run A:
Design test_wrapper, start of the top module:
module test_wrapper #(
	parameter SYS_VERSION = 41,
	parameter WIDTH = 16,
	parameter NUM_SUB_MON = 3
)(
	input clk,
	input reset,
	input       [5:0] slave_address,
	input             slave_read,
	input             slave_write,
	input      [31:0] slave_writedata,
	output reg [31:0] slave_readdata,
	output [WIDTH-1:0] dut_a,
	output [WIDTH-1:0] dut_b,
	input  [WIDTH-1:0] dut_out
);
	reg  [31:0] d_hpc_ctrl;
	wire [31:0] o_hpc_datctr;
	wire [31:0] o_hpc_errctr;
	wire [31:0] o_hpc_sysver;
	wire [31:0] o_hpc_dutdelay;
	reg  [31:0] i_hpc_fselect;
	reg  [31:0] i_hpc_fmanual_a;
	reg  [31:0] i_hpc_fmanual_b;
	reg  [31:0] i_hpc_fbitset_a;
	reg  [31:0] i_hpc_fbitset_b;
	reg  [31:0] i_hpc_fbitclr_a;
	reg  [31:0] i_hpc_fbitclr_b;
	reg  [31:0] o_hpc_maxacc;
	reg  [31:0] o_hpc_minacc;
	localparam D_CTRL_ADDR     = 6'h00;
	localparam O_SYSVER_ADDR   = 6'h04;
	localparam I_FSELECT_ADDR    = 6'h10;
	localparam I_FMANUAL_A_ADDR  = 6'h14;
	localparam I_FMANUAL_B_ADDR  = 6'h18;
	localparam I_FBITSET_A_ADDR  = 6'h1C;
	localparam I_FBITSET_B_ADDR  = 6'h20;
	localparam I_FBITCLR_A_ADDR  = 6'h24;
	localparam I_FBITCLR_B_ADDR  = 6'h28;
	localparam O_DUTDELAY_ADDR   = 6'h2C;
	localparam O_DATCTR_ADDR   = 6'h30;
	localparam O_ERRCTR_ADDR   = 6'h34;
	localparam O_MAXACC_ADDR   = 6'h38;
	localparam O_MINACC_ADDR   = 6'h3C;
	wire writing = ~slave_read && slave_write;
	wire reading = slave_read && ~slave_write;
	always @(posedge clk) begin
		case (slave_address)
			D_CTRL_ADDR:
				if (writing)
					d_hpc_ctrl <= slave_writedata;
				else if (reading)
					slave_readdata <= d_hpc_ctrl;
			O_DATCTR_ADDR:
				if (reading)
					slave_readdata <= o_hpc_datctr;
			O_ERRCTR_ADDR:
				if (reading)
					slave_readdata <= o_hpc_errctr;
			O_SYSVER_ADDR:
				if (reading)
					slave_readdata <= o_hpc_sysver;
			O_DUTDELAY_ADDR:
				if (reading)
					slave_readdata <= o_hpc_dutdelay;
			O_MAXACC_ADDR:
				if (reading)
					slave_readdata <= o_hpc_maxacc;
			O_MINACC_ADDR:
				if (reading)
					slave_readdata <= o_hpc_minacc;
			I_FSELECT_ADDR:
				if (writing)
					i_hpc_fselect <= slave_writedata;
			I_FMANUAL_A_ADDR:
				if (writing)
  ...
make LEC_CHECK=0 CAP_MARGIN=20 CORE_MARGIN=2 CORE_UTILIZATION=70 CTS_CLUSTER_DIAMETER=381 CTS_CLUSTER_SIZE=20 SETUP_SLACK_MARGIN=-0.16 SLEW_MARGIN=20 finish   # period 1.61 ns
run.sh (not shown) runs the stock make flow with config.mk's settings and CLKGATE_MAP_FILE=.
Nothing crashed in run A and all stages finished; the problem is that the final layout failed, the offending checks being setup timing.
Relative to run A, the following input files were edited for run B:
# run A
export LEC_CHECK = 0
export CAP_MARGIN = 20
export CORE_MARGIN = 2
export CORE_UTILIZATION = 70
export CTS_CLUSTER_DIAMETER = 381
export CTS_CLUSTER_SIZE = 20
export SETUP_SLACK_MARGIN = -0.16
export SLEW_MARGIN = 20
create_clock -name core_clock -period 1.61 [get_ports {clk}]
# run B
export LEC_CHECK = 0
export ABC_AREA = 1
export CAP_MARGIN = 30
export CORE_MARGIN = 2
export CORE_UTILIZATION = 70
export CTS_CLUSTER_SIZE = 24
export HOLD_SLACK_MARGIN = 0.29
export SETUP_SLACK_MARGIN = -0.16
export SLEW_MARGIN = 20
create_clock -name core_clock -period 1.62 [get_ports {clk}]
### Flow results
Run B ran in full, but the layout does not pass; the checks complain about setup timing.
Changes observed in run B relative to run A: via count of the routed design went up by 8461; final-layout clock buffer total went up by about 33%; total wirelength of the detailed-routed design went up by about 44%.
As of run B, final cell area excluding filler cells had risen by a few percent compared to run A.
Sort run A and run B by accumulated negative setup slack asc -> top: run A
u_testbench.u_scoreboard.error_ctr[21] as the last element of the critical path was reported by run A, and slave_readdata[14] by run B.
## Diff of input files: run C against run B
# run B
export LEC_CHECK = 0
export ABC_AREA = 1
export CAP_MARGIN = 30
export CORE_MARGIN = 2
export CORE_UTILIZATION = 70
export CTS_CLUSTER_SIZE = 24
export HOLD_SLACK_MARGIN = 0.29
export SETUP_SLACK_MARGIN = -0.16
export SLEW_MARGIN = 20
create_clock -name core_clock -period 1.62 [get_ports {clk}]
# run C
export LEC_CHECK = 0
export CAP_MARGIN = 20
export CORE_MARGIN = 2
export CORE_UTILIZATION = 40
export SLEW_MARGIN = 20
create_clock -name core_clock -period 2.8 [get_ports {clk}]
## What came out
- Looking at the reports, run C completed the entire flow and the layout it produced met the timing, DRC and antenna checks.
- From run B to run C the numbers moved as follows: core box area increased by 0.028 sq mm relative to the old numbers; total net switching power decreased by 4500 uW relative to the old numbers.
- On run C: total clock buffers created by CTS is 4 higher than what run B gave.
- Async set-or-reset flop fraction in the synthesized netlist came out exactly the same in run B and run C.
- Depth of the most critical reg-to-reg path in run C vs run B: up 4
- Of run B and run C, run B shows the higher share of the final layout cell area in multi-input gates, with run C below it.
- Run B → run C: number of buffers and inverters on the critical path now smaller, setup slack increased 1030 ps, power after layout shrank by 17000 uW.
Setup changes, run C to run D
# run C
export LEC_CHECK = 0
export CAP_MARGIN = 20
export CORE_MARGIN = 2
export CORE_UTILIZATION = 40
export SLEW_MARGIN = 20
create_clock -name core_clock -period 2.8 [get_ports {clk}]
# run D
export LEC_CHECK = 0
export CAP_MARGIN = 30
export CORE_MARGIN = 2
export CORE_UTILIZATION = 70
export CTS_CLUSTER_SIZE = 24
export SLEW_MARGIN = 20
create_clock -name core_clock -period 1.95 [get_ports {clk}]
Notes after the runs:
Lower via count among run D and run C: run C
STATUS run=run D STAGES=ALL_DONE FINAL_CHECKS=FAILED CAUSE=setup timing
Run C → run D: layout clock buffer count now smaller; clock share of power moved down; met1 usage in global routing now larger.
Final area delta (run D − run C): unfavourable
No activity file was given, so power comes from the tool's default toggle rates.
